## risc16_core
module risc16_core (
input  logic        clk, reset, start,
output logic        done,
output logic [6:0]  imem_addr,
input  logic [15:0] imem_rdata,
output logic [6:0]  dmem_addr,
output logic        dmem_we,
output logic [15:0] dmem_wdata,
input  logic [15:0] dmem_rdata
);
logic mem_we,reg_we,alusrc,reg_rd,lw_add_e,sw_add_e,lwi,w0,w1,ri;
logic [3:0] status;
logic [6:0] c_mem_addr,d_addr,daddr_in;
logic [15:0] ins, rdata_in;
logic [2:0] alu_cb;
logic [4:0] lw_addr,sw_addr_d, sw_addr_s;
assign ins = imem_rdata;
assign imem_addr = d_addr;
assign dmem_addr = daddr_in;
assign dmem_we = ~ri;
assign dmem_wdata = rdata_in;
control cb(.start(start), .clk(clk), .reset(reset), .status(status), .ins(ins), .alu_cb(alu_cb), .mem_addr(c_mem_addr), .mem_we(mem_we),.reg_we(reg_we),.alusrc(alusrc),.reg_rd(reg_rd),.lw_add_e(lw_add_e),.sw_add_e(sw_add_e),.lwi(lwi),.done(done), .w0(w0), .w1(w1), .lw_addr(lw_addr), .sw_addr_d(sw_addr_d), .sw_addr_s(sw_addr_s));
  ...
Size in the first run: roughly 67 I/O pins, about 32000 um2 of cells after synthesis.
clock: 3.79 ns
lec_check: 0
cap_margin: 20
core_margin: 2
core_utilization: 59
slew_margin: 20
run.sh (not shown) runs the stock make flow with config.mk's settings and CLKGATE_MAP_FILE=.
The first run completed and failed the layout checks on setup timing.
Next try:
--- a/flow/config.mk
+++ b/flow/config.mk
@@ -8,4 +8,4 @@
 export CAP_MARGIN = 20
 export CORE_MARGIN = 2
-export CORE_UTILIZATION = 59
+export CORE_UTILIZATION = 40
 export SLEW_MARGIN = 20
==> flow/constraint.sdc (replaced) <==
create_clock -name core_clock -period 6.85 [get_ports {clk}]
set_input_delay 1.3700 -clock core_clock [delete_from_list [all_inputs] [get_ports {clk}]]
set_output_delay 1.3700 -clock core_clock [all_outputs]
set_load 0.01 [all_outputs]
- The new run finished with timing, DRC and antenna clean
- hold slack is worse by 0.0040 ns
- setup slack gains 2.1 ns
- core utilization fell by 33 points
- critical path depth decreases by 8
- area after synthesis is unchanged
- register-to-register slack is better by 2.5 ns
- non-clock buffer count drops by 437
- die area goes up by about 47%

* * *

Setup of run 1:
risc16_core again, from the RTL that the note above started with.
Settings: LEC_CHECK=0, CAP_MARGIN=5, CELL_PAD_IN_SITES_DETAIL_PLACEMENT=0, CELL_PAD_IN_SITES_GLOBAL_PLACEMENT=1, CORE_ASPECT_RATIO=1.22, CORE_MARGIN=2, CORE_UTILIZATION=61, GPL_ROUTABILITY_DRIVEN=0, GPL_TIMING_DRIVEN=1, PLACE_DENSITY_LB_ADDON=0.22, SETUP_SLACK_MARGIN=0.91, SLEW_MARGIN=20, TNS_END_PERCENT=55; clock period 1.82 ns.
| run 1 | all stages done | FAIL | negative setup slack |
diff inputs: run 1 => run 2
# run 1
export LEC_CHECK = 0
export CAP_MARGIN = 5
export CELL_PAD_IN_SITES_DETAIL_PLACEMENT = 0
export CELL_PAD_IN_SITES_GLOBAL_PLACEMENT = 1
export CORE_ASPECT_RATIO = 1.22
export CORE_MARGIN = 2
export CORE_UTILIZATION = 61
export GPL_ROUTABILITY_DRIVEN = 0
export GPL_TIMING_DRIVEN = 1
export PLACE_DENSITY_LB_ADDON = 0.22
export SETUP_SLACK_MARGIN = 0.91
export SLEW_MARGIN = 20
export TNS_END_PERCENT = 55
create_clock -name core_clock -period 1.82 [get_ports {clk}]
# run 2
export LEC_CHECK = 0
export CAP_MARGIN = 20
export CORE_MARGIN = 2
export CORE_UTILIZATION = 25
export SLEW_MARGIN = 20
create_clock -name core_clock -period 6.85 [get_ports {clk}]
Run 1 → run 2: global-route usage lower, horizontal extent of the die higher.
When the final numbers for run 2 and run 1 were put side by side, the y dimension of the die turned out to be greater in run 2.
Run 2 reached the end of the flow, and the finished layout is clean on the timing, DRC and antenna checks.
Part of the power in the clock network delta for run 2 relative to run 1: 3.3 points higher
Looking at portion of total power attributed to combinational logic across run 2 and run 1, the one that comes out lower is run 2.
diff inputs: run 2 => run 3
# run 2
export LEC_CHECK = 0
export CAP_MARGIN = 20
export CORE_MARGIN = 2
export CORE_UTILIZATION = 25
export SLEW_MARGIN = 20
create_clock -name core_clock -period 6.85 [get_ports {clk}]
# run 3
export LEC_CHECK = 0
export ABC_AREA = 1
export CAP_MARGIN = 20
export CORE_MARGIN = 2
export CORE_UTILIZATION = 65
export HOLD_SLACK_MARGIN = 0.27
export MAX_ROUTING_LAYER = met4
export SETUP_SLACK_MARGIN = 0.59
export SLEW_MARGIN = 20
create_clock -name core_clock -period 5.47 [get_ports {clk}]
Notes after the runs:
- Taking run 2 as the reference, in run 3 setup slack after placement decreased by 1.02 ns relative to the old numbers; floorplan die height decreased by 38% relative to the old numbers.
- Taking run 2 as the reference point, the die size of run 3 falls by about 60%.
- Between run 2 and run 3, the flow reports yosys stat chip area decreasing by a few percent.
- In run 3 the number of placed instances, taps included turned out 224 lower than in run 2.
- Run 2 closes out successfully: all stages finished, all timing, DRC and antenna checks passed.
- As the logs show, run 3 stopped at global routing (5_1_grt) after a tool error, so it never reached the end of the flow.
- Post-synthesis cell area delta for run 3 relative to run 2: 870 µm² lower
- Die outline width (run 3 vs. run 2) decreases by more than a quarter
- Number of instances in the synthesized netlist sits higher in run 3 than in run 2.
- Post-synthesis simple-gate area fraction: run 3 vs run 2 up 6.7 points
- Against run 2, run 3 comes in about 6.5% higher on half-perimeter wire length after placement.
- Lower post-CTS setup buffer count was reported by run 2, not run 3.
## Diff of input files: run 4 against run 3
# run 3
export LEC_CHECK = 0
export ABC_AREA = 1
export CAP_MARGIN = 20
export CORE_MARGIN = 2
export CORE_UTILIZATION = 65
export HOLD_SLACK_MARGIN = 0.27
export MAX_ROUTING_LAYER = met4
export SETUP_SLACK_MARGIN = 0.59
export SLEW_MARGIN = 20
create_clock -name core_clock -period 5.47 [get_ports {clk}]
# run 4
export LEC_CHECK = 0
export CAP_MARGIN = 20
export CORE_MARGIN = 2
export CORE_UTILIZATION = 72
export CTS_CLUSTER_SIZE = 72
export MAX_ROUTING_LAYER = met4
export PLACE_DENSITY_LB_ADDON = 0.0
export SETUP_SLACK_MARGIN = -0.48
export SLEW_MARGIN = 20
create_clock -name core_clock -period 6.81 [get_ports {clk}]
- In run 4 the implementation completed, yet the final layout does not meet the checks, the culprit being negative setup slack.
- Run 3 → run 4: area figure in the yosys stat output up about 2.8%; die area fell 7.1%; TritonCTS buffer count barely changed; core footprint fell 7.4%.
- Run 3 has higher total setup buffers inserted after CTS than run 4.
> inputs changed (run 4 -> run 5)
# run 4
export LEC_CHECK = 0
export CAP_MARGIN = 20
export CORE_MARGIN = 2
export CORE_UTILIZATION = 72
export CTS_CLUSTER_SIZE = 72
export MAX_ROUTING_LAYER = met4
export PLACE_DENSITY_LB_ADDON = 0.0
export SETUP_SLACK_MARGIN = -0.48
export SLEW_MARGIN = 20
create_clock -name core_clock -period 6.81 [get_ports {clk}]
# run 5
export LEC_CHECK = 0
export ABC_AREA = 1
export CAP_MARGIN = 20
export CORE_ASPECT_RATIO = 0.7
export CORE_MARGIN = 2
export CORE_UTILIZATION = 52
export SLEW_MARGIN = 20
create_clock -name core_clock -period 3.81 [get_ports {clk}]
Findings:
- Completing all stages was not enough for run 5: its layout failed the final checks because of negative setup slack.
- The higher XOR/XNOR share of the synthesized area of run 4 and run 5 is in run 4.
- Note that the sequential power recorded for run 4 amounts to 0.57 times the value seen in run 5.
- Comparing run 4 and run 5, the higher number of gates resized after CTS is on run 5.
- Run 5 vs. run 4: number of non-clock inverters in the layout shows an increase of 210%; count of placed standard cells including taps rose by 1261.
Here is what was changed in the inputs of run 6 compared with run 5.
# run 5
export LEC_CHECK = 0
export ABC_AREA = 1
export CAP_MARGIN = 20
export CORE_ASPECT_RATIO = 0.7
export CORE_MARGIN = 2
export CORE_UTILIZATION = 52
export SLEW_MARGIN = 20
create_clock -name core_clock -period 3.81 [get_ports {clk}]
# run 6
export LEC_CHECK = 0
export CAP_MARGIN = 0
export CORE_MARGIN = 2
export CORE_UTILIZATION = 40
export HOLD_SLACK_MARGIN = -0.08
export SETUP_SLACK_MARGIN = 0.14
export SLEW_MARGIN = 20
create_clock -name core_clock -period 7.0 [get_ports {clk}]
--- outcome ---
- In summary, run 6 completed successfully, with a layout that passed the timing, DRC and antenna checks.
- Length of routed wiring on met1 for run 6: about 8% down relative to run 5
- Re slack of the worst reg-to-reg path: run 5 was lower than run 6.
- NOTE clock buffer count run 5->run 6 increased by more than 10%
- Re post-route fraction of the period consumed by the critical path: run 6 and run 5 aren't equal, and the higher value belongs to run 5.
- Power delta for run 6 relative to run 5: 48% lower
- In the reports for run 6 and run 5, the larger synthesized area belongs to run 6.
- Biggest cell delay along the critical path: run 6 and run 5 compared, higher one is run 6
- The clock latency of the later-clocked register in the worst-skew pair of run 6 and that of run 5 are within noise of each other.
- Summary — area of the synthesized netlist per yosys stat, run 6 relative to run 5: higher, by 870 µm².
- Changes observed in run 6 relative to run 5: critical path depth fell 15; area growth from synthesis to final layout fell 20 points.

* * *

risc16_core again, from the RTL that the note above started with.
==> flow/config.mk <==
export PLATFORM = sky130hd
export DESIGN_NAME = risc16_core
export DESIGN_NICKNAME = risc16_core
export VERILOG_FILES = /design/flow/design.v
export SDC_FILE = /design/flow/constraint.sdc
export NUM_CORES = 4
export LEC_CHECK = 0
export CAP_MARGIN = 5
export CELL_PAD_IN_SITES_DETAIL_PLACEMENT = 0
export CORE_ASPECT_RATIO = 1.22
export CORE_MARGIN = 2
export CORE_UTILIZATION = 64
export CTS_CLUSTER_SIZE = 21
export GPL_ROUTABILITY_DRIVEN = 0
export GPL_TIMING_DRIVEN = 1
export MAX_ROUTING_LAYER = met4
export PLACE_DENSITY_LB_ADDON = 0.06
export SETUP_SLACK_MARGIN = 1.08
export SLEW_MARGIN = 20
export TNS_END_PERCENT = 55
==> flow/constraint.sdc <==
create_clock -name core_clock -period 3.81 [get_ports {clk}]
set_input_delay 0.7620 -clock core_clock [delete_from_list [all_inputs] [get_ports {clk}]]
set_output_delay 0.7620 -clock core_clock [all_outputs]
set_load 0.01 [all_outputs]
The starting point completed and failed the layout checks on setup timing.
Edit:
==> flow/config.mk (replaced) <==
export PLATFORM = sky130hd
export DESIGN_NAME = risc16_core
export DESIGN_NICKNAME = risc16_core
export VERILOG_FILES = /design/flow/design.v
export SDC_FILE = /design/flow/constraint.sdc
export NUM_CORES = 4
export LEC_CHECK = 0
export ABC_AREA = 1
export CAP_MARGIN = 20
export CORE_MARGIN = 2
export CORE_UTILIZATION = 58
export HOLD_SLACK_MARGIN = 0.27
export SETUP_SLACK_MARGIN = 0.59
export SLEW_MARGIN = 20
The changed run finished with setup timing left.
Via count rose by 10%.
Hold slack is worse by 4.3 ps.
Synthesized cell count rose by 22%.
Maximum frequency rose by 10%.
Non-clock buffer count rose by 142.
Clock-buffer cell count rose by 11.
Setup slack is better by 520 ps.
Edit:
--- a/flow/config.mk
+++ b/flow/config.mk
@@ -9,0 +10 @@
+export CELL_PAD_IN_SITES_GLOBAL_PLACEMENT = 1
@@ -11,3 +12,2 @@
-export CORE_UTILIZATION = 58
-export HOLD_SLACK_MARGIN = 0.27
-export SETUP_SLACK_MARGIN = 0.59
+export CORE_UTILIZATION = 40
+export CTS_CLUSTER_SIZE = 68
==> flow/constraint.sdc (replaced) <==
create_clock -name core_clock -period 5.42 [get_ports {clk}]
set_input_delay 1.0840 -clock core_clock [delete_from_list [all_inputs] [get_ports {clk}]]
set_output_delay 1.0840 -clock core_clock [all_outputs]
set_load 0.01 [all_outputs]
Outcome: The new run completed with no timing, DRC or antenna violations; cell area falls by 6.9%; hold slack improved by 5.9 ps; die size rises by 44%; clock power falls by 24%; non-clock buffer count falls by 177; wire length falls by 0.42%; sequential share of layout area rises by 2.8 points; setup slack improved by 1400 ps.
Edit:
--- a/flow/config.mk
+++ b/flow/config.mk
@@ -8 +7,0 @@
-export ABC_AREA = 1
@@ -10 +8,0 @@
-export CELL_PAD_IN_SITES_GLOBAL_PLACEMENT = 1
@@ -12,2 +10,3 @@
-export CORE_UTILIZATION = 40
-export CTS_CLUSTER_SIZE = 68
+export CORE_UTILIZATION = 67
+export CTS_CLUSTER_SIZE = 14
+export SETUP_SLACK_MARGIN = -0.38
==> flow/constraint.sdc (replaced) <==
create_clock -name core_clock -period 5.09 [get_ports {clk}]
set_input_delay 1.0180 -clock core_clock [delete_from_list [all_inputs] [get_ports {clk}]]
set_output_delay 1.0180 -clock core_clock [all_outputs]
set_load 0.01 [all_outputs]
Outcome: With this change the flow died in global routing (5_1_grt) (ODB-0269); synthesized area grows by about 2.8%; die area shrinks by about 40%; synthesized cell count shrinks by about 18%.
Edit:
--- a/flow/config.mk
+++ b/flow/config.mk
@@ -10,2 +10 @@
-export CORE_UTILIZATION = 67
-export CTS_CLUSTER_SIZE = 14
+export CORE_UTILIZATION = 64
==> flow/constraint.sdc (replaced) <==
create_clock -name core_clock -period 4.72 [get_ports {clk}]
set_input_delay 0.9440 -clock core_clock [delete_from_list [all_inputs] [get_ports {clk}]]
set_output_delay 0.9440 -clock core_clock [all_outputs]
set_load 0.01 [all_outputs]
The changed run finished but fails on capacitance limit, slew limit, setup timing. Area after synthesis does not change. Synthesized cell count does not change. Die size grows by a few percent.
Edit:
--- a/flow/config.mk
+++ b/flow/config.mk
@@ -10,2 +10,3 @@
-export CORE_UTILIZATION = 64
-export SETUP_SLACK_MARGIN = -0.38
+export CORE_UTILIZATION = 66
+export MAX_ROUTING_LAYER = met4
+export SETUP_SLACK_MARGIN = -0.48
==> flow/constraint.sdc (replaced) <==
create_clock -name core_clock -period 6.81 [get_ports {clk}]
set_input_delay 1.3620 -clock core_clock [delete_from_list [all_inputs] [get_ports {clk}]]
set_output_delay 1.3620 -clock core_clock [all_outputs]
set_load 0.01 [all_outputs]
=>
- With this change the flow finished but failed the layout checks on setup timing
- via count decreases by 10%
- worst hold slack got worse by 13 ps
- register-to-register slack improved by 1300 ps
- cell area decreases by 9.8%
- sequential power decreases by 31%
- clock skew decreases by 11 ps
- routed wire length decreases by 15%
- total power decreases by 34%
- global-route usage decreases by 1.3 points
- critical path depth decreases by 10
Power and IR drop assume default switching activity.
